## rgb2dvi
module rgb2dvi (
    input  wire        PixelClk,
    input  wire [23:0] vid_pData,
    input  wire        vid_pVDE,
    input  wire        vid_pHSync,
    input  wire        vid_pVSync,
    output wire [9:0]  pDataOutRaw0,    
    output wire [9:0]  pDataOutRaw1,    
    output wire [9:0]  pDataOutRaw2     
);
For scale: roughly 720 cells after synthesis, ~58 I/O pins, ~7300 um^2 of cells after synthesis.
clock: 4.0 ns
lec_check: 0
cap_margin: 20
core_aspect_ratio: 0.5
core_margin: 2
core_utilization: 40
place_density: 0.45
slew_margin: 20
run.sh (not shown) runs the stock make flow with config.mk's settings and CLKGATE_MAP_FILE=.
The first run passed the timing, design-rule and antenna checks.
Change:
ABC_AREA = 1   (was unset)
CORE_UTILIZATION = 38   (was 40)
CTS_CLUSTER_DIAMETER = 324   (was unset)
CTS_CLUSTER_SIZE = 98   (was unset)
PLACE_DENSITY = unset   (was 0.45)
SLEW_MARGIN = 10   (was 20)
TNS_END_PERCENT = 15   (was unset)
Result: The new run went through all stages and came out clean. Design area went up by 5.5%. Non-clock buffer count is lower by 5. Worst setup slack gets worse by 0.035 ns. Clock-buffer cell count goes down by 2. Worst hold slack hardly moves. Maximum frequency fell by 0.91%. Via count grows by 21%.
Change:
ABC_AREA = unset   (was 1)
CORE_ASPECT_RATIO = 1.32   (was 0.5)
CORE_UTILIZATION = 40   (was 38)
CTS_CLUSTER_DIAMETER = unset   (was 324)
CTS_CLUSTER_SIZE = unset   (was 98)
SLEW_MARGIN = 20   (was 10)
TNS_END_PERCENT = 5   (was 15)
The changed run finished clean.
Final area fell by 5.5%.
Synthesized cell count went down by about 20%.
Clock-buffer cell count increases by 2.
Register-to-register slack improved by 0.04 ns.
Worst setup slack is better by 0.037 ns.
Clock skew barely changes.
Sequential share of layout area rose by 1.7 points.
Final cell count went down by about 17%.
Die size falls by 9.9%.
Change:
CORE_ASPECT_RATIO = unset   (was 1.32)
TNS_END_PERCENT = unset   (was 5)
clock period = 3.8 ns   (was 4.0 ns; I/O delays follow)
Worst setup slack is worse by 0.049 ns.
First-iteration DRC count fell by a few percent.
Wire length decreases by a few percent.
Sequential cell count stays the same.
Global-route usage fell by 0.72 points.
Die size stays flat.
Final cell count rose slightly.
Change:
clock period = 2.2 ns   (was 3.8 ns; I/O delays follow)
This time the run completed, yet does not pass: negative setup slack.
Setup slack degrades by 1.5 ns.
Final area increases by 19%.
Non-clock buffer count is higher by 133.

---

run 1:
Starting RTL as in the previous note.
Settings: LEC_CHECK=0, ABC_AREA=0, CAP_MARGIN=20, CELL_PAD_IN_SITES_GLOBAL_PLACEMENT=2, CORE_ASPECT_RATIO=0.82, CORE_MARGIN=2, CORE_UTILIZATION=40, HOLD_SLACK_MARGIN=0.02, MAX_ROUTING_LAYER=met4, SETUP_SLACK_MARGIN=0.86, SLEW_MARGIN=20; clock period 3.34 ns.
Run 1 finished all stages; layout check result: FAIL, due to setup timing.
For run 2, these inputs were changed with respect to run 1:
- removing CORE_ASPECT_RATIO (formerly 0.82)
- removing CELL_PAD_IN_SITES_GLOBAL_PLACEMENT (formerly 2)
- removing HOLD_SLACK_MARGIN (formerly 0.02)
- removing ABC_AREA (formerly 0)
- removing SETUP_SLACK_MARGIN (formerly 0.86)
- changing CORE_UTILIZATION from 40 to 64
- removing MAX_ROUTING_LAYER (formerly met4)
- changing the clock period (ns, I/O delays scaled along) from 3.34 to 2.11
Notes after the runs:
Between run 1 and run 2, the flow reports vertical die dimension decreasing by more than 10%. Diff run 2..run 1 | number of cell instances after yosys synthesis | negligible. Looking at number of buffers inserted by post-CTS setup repair, run 2 sits 10 below run 1. In the tables for run 2 and run 1, number of gates resized after cts reads lower with run 1. Run 2 vs. run 1: worst slack after detailed placement -1270 ps, instance area after placement increased by 6.8% relative to the old numbers. Half-perimeter wire length of the detailed placement result was lower in the run labelled run 1. Status(run 2) = ERROR, stage = global routing. Die area | run 2 < run 1.
Input changes introduced in run 3 (baseline for comparison: run 2):
- ABC_AREA now 1, previously not set
- CORE_UTILIZATION now 72, was 64
- the clock period (ns, I/O delays scaled along) now 4.05, was 2.11
Results
Of run 2 and run 3, only run 2 fails to reach the end of the flow. The flow completed for run 3, but it is not clean: the layout still shows setup timing. What ended run 2 was a tool error in global routing; the run never finished. Summary of run 3 over run 2: placer's final routability congestion estimate moved up, synthesized net count now sits higher, post-synthesis cell area moved up, area enclosed by the die boundary lower, initial core utilization picked up an extra 9.8 points.
#### Input delta (run 4 over run 3)
- a change of CORE_UTILIZATION from 72 to 40
- an added HOLD_SLACK_MARGIN of 0.02
- a change of the clock period (ns, I/O delays scaled along) from 4.05 to 4.0
==> results <==
Run 4 finished all stages; the layout is clean. Against run 3, run 4 reports a clock period minus final worst setup slack that is lower. Run 3 vs run 4, capturing instance or port of the critical path: DataEncoder0.n0q_m_2[3] vs DataEncoder1.n0q_m_2[3]. Setup WNS run 3 -> run 4: better. Looking at slowest library cell on the worst path, the xnor2_1 result is from run 3; the fa_1 one comes from run 4. Cmp run 3 and run 4 / total number of vias / higher: run 3.
### run 4 -> run 5
- clearing HOLD_SLACK_MARGIN, which used to be 0.02
- clearing ABC_AREA, which used to be 1
==> comparison <==
Run 5 improves on run 4 in via count. From run 5 to run 4, initial antenna violation count did not move at all. Run 5 against run 4: setup slack now smaller, number of library cell types mapped by synthesis up 26, pin slew with the least headroom to its limit went up 340 ps.
What run 6 does differently from run 5 at the input level:
- CORE_UTILIZATION: 40 -> 30
- CORE_ASPECT_RATIO: unset -> 0.5
- PLACE_DENSITY: unset -> 0.89
### Flow results
In the flow results for run 5 and run 6, the setup slack after placement is smaller on run 6. When run 6 is measured against run 5, its final non-filler cell total turns out 86 higher. Cell depth of the worst setup path was higher in run 6 than in run 5.

---

Starting RTL as in the previous note.
Settings: LEC_CHECK=0, CAP_MARGIN=20, CORE_MARGIN=2, CORE_UTILIZATION=72, CTS_CLUSTER_DIAMETER=268, SETUP_SLACK_MARGIN=-0.21, SLEW_MARGIN=20; clock period 2.93 ns.
The baseline never finished: it broke off in global routing.
Change:
CTS_CLUSTER_DIAMETER = 29   (was 268)
SETUP_SLACK_MARGIN = 0.78   (was -0.21)
clock period = 3.18 ns   (was 2.93 ns; I/O delays follow)
Now the flow died in clock tree synthesis. Die size does not change. Area after synthesis does not change. Synthesized cell count does not change.
Change:
CAP_MARGIN = 0   (was 20)
CTS_CLUSTER_DIAMETER = 145   (was 29)
SETUP_SLACK_MARGIN = -0.21   (was 0.78)
With this change the flow aborted during global routing with DPL-0033; area after synthesis does not change; synthesized cell count stays the same; die area does not change.

---

Starting RTL as in the previous note.
export LEC_CHECK = 0
export ABC_AREA = 1
export CAP_MARGIN = 20
export CORE_MARGIN = 2
export CORE_UTILIZATION = 68
export CTS_CLUSTER_DIAMETER = 336
export CTS_CLUSTER_SIZE = 33
export HOLD_SLACK_MARGIN = 0.3
export SLEW_MARGIN = 20
create_clock -name core_clock -period 3.73 [get_ports {PixelClk}]
The starting point finished but fails on negative setup slack.
Next try:
CTS_CLUSTER_DIAMETER = default   (was 336)
CTS_CLUSTER_SIZE = default   (was 33)
HOLD_SLACK_MARGIN = default   (was 0.3)
clock period = 4.05 ns   (was 3.73 ns; I/O delays follow)
=>
- With this change the flow went through all stages and came out clean
- wire length shrinks by 9.9%
- flip-flop count does not change
- setup slack improves by 0.15 ns
- critical path depth decreases by 4
- via count falls by 6.0%
- synthesized area stays the same
- clock skew hardly moves
- first-iteration DRC count rose by 19%
Next try:
CTS_CLUSTER_DIAMETER = 336   (was default)
CTS_CLUSTER_SIZE = 33   (was default)
clock period = 3.75 ns   (was 4.05 ns; I/O delays follow)
=>
- With this change the flow completed, yet does not pass: negative setup slack
- routed wire length increases by 7.5%
- setup slack is worse by 0.19 ns
- final area increases by 2.0%
- flip-flop count is unchanged
- maximum frequency increases by 2.8%
Next try:
ABC_AREA = default   (was 1)
CTS_CLUSTER_DIAMETER = default   (was 336)
CTS_CLUSTER_SIZE = default   (was 33)
SETUP_SLACK_MARGIN = -0.19   (was default)
clock period = 3.18 ns   (was 3.75 ns; I/O delays follow)
Outcome:
- The changed run produced a layout that fails on negative setup slack
- core utilization rises by 2.2 points
- register-to-register slack degrades by 0.40 ns
- hold slack hardly moves
- setup slack degrades by 0.40 ns
- non-clock buffer count rises by 23
- design area falls by 2.6%

---

Starting RTL as in the previous note.
==> flow/config.mk <==
export PLATFORM = sky130hd
export DESIGN_NAME = rgb2dvi
export DESIGN_NICKNAME = rgb2dvi
export VERILOG_FILES = /design/flow/design.v
export SDC_FILE = /design/flow/constraint.sdc
export NUM_CORES = 4
export LEC_CHECK = 0
export CAP_MARGIN = 0
export CORE_ASPECT_RATIO = 0.92
export CORE_MARGIN = 2
export CORE_UTILIZATION = 72
export CTS_CLUSTER_DIAMETER = 30
export PLACE_DENSITY = 0.65
export SETUP_SLACK_MARGIN = -0.26
export SLEW_MARGIN = 20
==> flow/constraint.sdc <==
create_clock -name core_clock -period 3.34 [get_ports {PixelClk}]
set_input_delay 0.6680 -clock core_clock [delete_from_list [all_inputs] [get_ports {PixelClk}]]
set_output_delay 0.6680 -clock core_clock [all_outputs]
set_load 0.01 [all_outputs]
The starting point produced a layout that fails on setup timing.
Edit:
==> flow/config.mk (replaced) <==
export PLATFORM = sky130hd
export DESIGN_NAME = rgb2dvi
export DESIGN_NICKNAME = rgb2dvi
export VERILOG_FILES = /design/flow/design.v
export SDC_FILE = /design/flow/constraint.sdc
export NUM_CORES = 4
export LEC_CHECK = 0
export CAP_MARGIN = 20
export CORE_MARGIN = 2
export CORE_UTILIZATION = 66
export SETUP_SLACK_MARGIN = -0.26
export SLEW_MARGIN = 20
The new run produced a layout that fails on setup timing; setup slack gets better by 0.18 ns; routed wire length shrinks by 29%; final area grows by 0.44%; area after synthesis stays the same; clock skew shrinks by 0.0086 ns; fmax grows by 4.8%.
Edit:
--- a/flow/config.mk
+++ b/flow/config.mk
@@ -9,4 +9,5 @@
 export CORE_MARGIN = 2
 export CORE_UTILIZATION = 66
-export SETUP_SLACK_MARGIN = -0.26
+export CTS_CLUSTER_DIAMETER = 336
+export CTS_CLUSTER_SIZE = 33
 export SLEW_MARGIN = 20
==> flow/constraint.sdc (replaced) <==
create_clock -name core_clock -period 3.73 [get_ports {PixelClk}]
set_input_delay 0.7460 -clock core_clock [delete_from_list [all_inputs] [get_ports {PixelClk}]]
set_output_delay 0.7460 -clock core_clock [all_outputs]
set_load 0.01 [all_outputs]
Outcome:
- With this change the flow finished with timing, DRC and antenna clean
- maximum frequency is higher by 2.8%
- final area is lower by 3.3%
- wire length is lower by 6.2%
- area after synthesis stays the same
- setup slack gains 0.49 ns
- global-route usage is lower by 1.5 points
- die area is unchanged
Edit:
--- a/flow/config.mk
+++ b/flow/config.mk
@@ -6,8 +6,10 @@
 export NUM_CORES = 4
 export LEC_CHECK = 0
+export ABC_AREA = 1
 export CAP_MARGIN = 20
 export CORE_MARGIN = 2
-export CORE_UTILIZATION = 66
+export CORE_UTILIZATION = 72
 export CTS_CLUSTER_DIAMETER = 336
 export CTS_CLUSTER_SIZE = 33
+export PLACE_DENSITY_LB_ADDON = 0.21
 export SLEW_MARGIN = 20
- With this change the flow completed and failed the layout checks on setup timing
- register-to-register slack degrades by 1.1 ns
- non-clock buffer count grows by 2
- clock skew climbs by 0.015 ns
- cell area grows by about 6.6%
- cell count grows by 20%
- maximum frequency came out lower by 23%
- flip-flop count stays the same
- global-route usage goes up by 19 points
- synthesized cell count is higher by about 26%
